## run R
## ALUUnit
module ALUUnit(clock, ALUOp, funct, a, b, result, zero, carryOut);
Size in the first run: about 880 cells after synthesis, about 100 flip-flops, ~7300 sq um of cells after synthesis.
Settings: LEC_CHECK=0, ABC_AREA=0, CAP_MARGIN=0, CORE_MARGIN=2, CORE_UTILIZATION=66, CTS_CLUSTER_DIAMETER=354, GPL_TIMING_DRIVEN=1, MAX_ROUTING_LAYER=met4, PLACE_DENSITY=0.58, SLEW_MARGIN=20, TNS_END_PERCENT=10; clock period 2.83 ns.
run.sh (not shown) runs the stock make flow with config.mk's settings and CLKGATE_MAP_FILE=.
The flow ended early for run R: it failed with a tool error in clock tree synthesis (4_1_cts).
--- input diff run R..run C ---
Settings: TNS_END_PERCENT: 10 -> unset; PLACE_DENSITY: 0.58 -> unset; CAP_MARGIN: 0 -> 20; ABC_AREA: 0 -> unset; GPL_TIMING_DRIVEN: 1 -> unset; CTS_CLUSTER_DIAMETER: 354 -> unset; MAX_ROUTING_LAYER: met4 -> unset; the clock period (ns, I/O delays scaled along): 2.83 -> 4.36.
Notes after the runs:
Run C completed; timing, DRC and antenna clean
Summary of run C over run R: total cell area at the placement stage down 1700 sq um, die area essentially unchanged.
Run C -> run R: post-synth area from yosys stat flat
Reported for run C and run R, number of standard cells reported by yosys turned out identical to the last digit.

ALUUnit again, from the RTL that the note above started with.
clock: 5.0 ns
lec_check: 0
abc_area: 1
cap_margin: 15
cell_pad_in_sites_detail_placement: 2
cell_pad_in_sites_global_placement: 1
core_aspect_ratio: 1.28
core_margin: 8
core_utilization: 54
cts_cluster_diameter: 181
cts_cluster_size: 45
gpl_routability_driven: 0
gpl_timing_driven: 0
hold_slack_margin: 0.25
max_routing_layer: met4
setup_slack_margin: -0.0
slew_margin: 20
The baseline died in global placement (3_3_place_gp) with GPL-0301.
==> next run, changes <==
ABC_AREA = unset   (was 1)
CAP_MARGIN = 20   (was 15)
CELL_PAD_IN_SITES_DETAIL_PLACEMENT = unset   (was 2)
CELL_PAD_IN_SITES_GLOBAL_PLACEMENT = unset   (was 1)
CORE_ASPECT_RATIO = 0.5   (was 1.28)
CORE_MARGIN = 2   (was 8)
CORE_UTILIZATION = 49   (was 54)
CTS_CLUSTER_DIAMETER = 378   (was 181)
CTS_CLUSTER_SIZE = 91   (was 45)
GPL_ROUTABILITY_DRIVEN = unset   (was 0)
GPL_TIMING_DRIVEN = unset   (was 0)
HOLD_SLACK_MARGIN = unset   (was 0.25)
PLACE_DENSITY_LB_ADDON = 0.06   (was unset)
SETUP_SLACK_MARGIN = -0.3   (was -0.0)
TNS_END_PERCENT = 5   (was unset)
Now the flow finished clean.
Synthesized cell count came out lower by 41%.
Die area falls by 24%.
Synthesized area came out lower by 18%.
==> next run, changes <==
ABC_AREA = 1   (was unset)
CORE_ASPECT_RATIO = unset   (was 0.5)
SETUP_SLACK_MARGIN = 0.82   (was -0.3)
Result: The new run finished clean; total power came out higher by 5.9%; worst hold slack is better by 0.026 ns; final area increases by 18%; maximum frequency went up by 33%; synthesized cell count increases by 71%; clock power increases by 8.5%; sequential power decreases by about 1%; clock-buffer cell count stays the same; first-iteration DRC count goes up by 32%; final cell count goes up by 55%.
==> next run, changes <==
ABC_AREA = unset   (was 1)
CORE_UTILIZATION = 45   (was 49)
CTS_CLUSTER_DIAMETER = unset   (was 378)
CTS_CLUSTER_SIZE = unset   (was 91)
MAX_ROUTING_LAYER = unset   (was met4)
PLACE_DENSITY_LB_ADDON = unset   (was 0.06)
SETUP_SLACK_MARGIN = 0.69   (was 0.82)
TNS_END_PERCENT = unset   (was 5)
clock period = 2.42 ns   (was 5.0 ns; I/O delays follow)
Effect:
- Now the flow produced a layout that fails on setup timing
- routed wire length came out higher by 2.5%
- sequential share of layout area falls by 3.2 points
- area after synthesis falls by 18%
- cell area rises by 20%
- global-route usage is higher by 2.7 points
- hold slack loses 0.14 ns
==> next run, changes <==
ABC_AREA = 0   (was unset)
CAP_MARGIN = 0   (was 20)
CORE_UTILIZATION = 66   (was 45)
GPL_TIMING_DRIVEN = 1   (was unset)
MAX_ROUTING_LAYER = met4   (was unset)
SETUP_SLACK_MARGIN = unset   (was 0.69)
TNS_END_PERCENT = 100   (was unset)
clock period = 2.78 ns   (was 2.42 ns; I/O delays follow)
Result: Now the flow never finished: it broke off in clock tree synthesis (4_1_cts). Synthesized cell count is unchanged. Die area is lower by 31%. Synthesized area does not change.
Power is estimated from default activity; no workload was simulated.
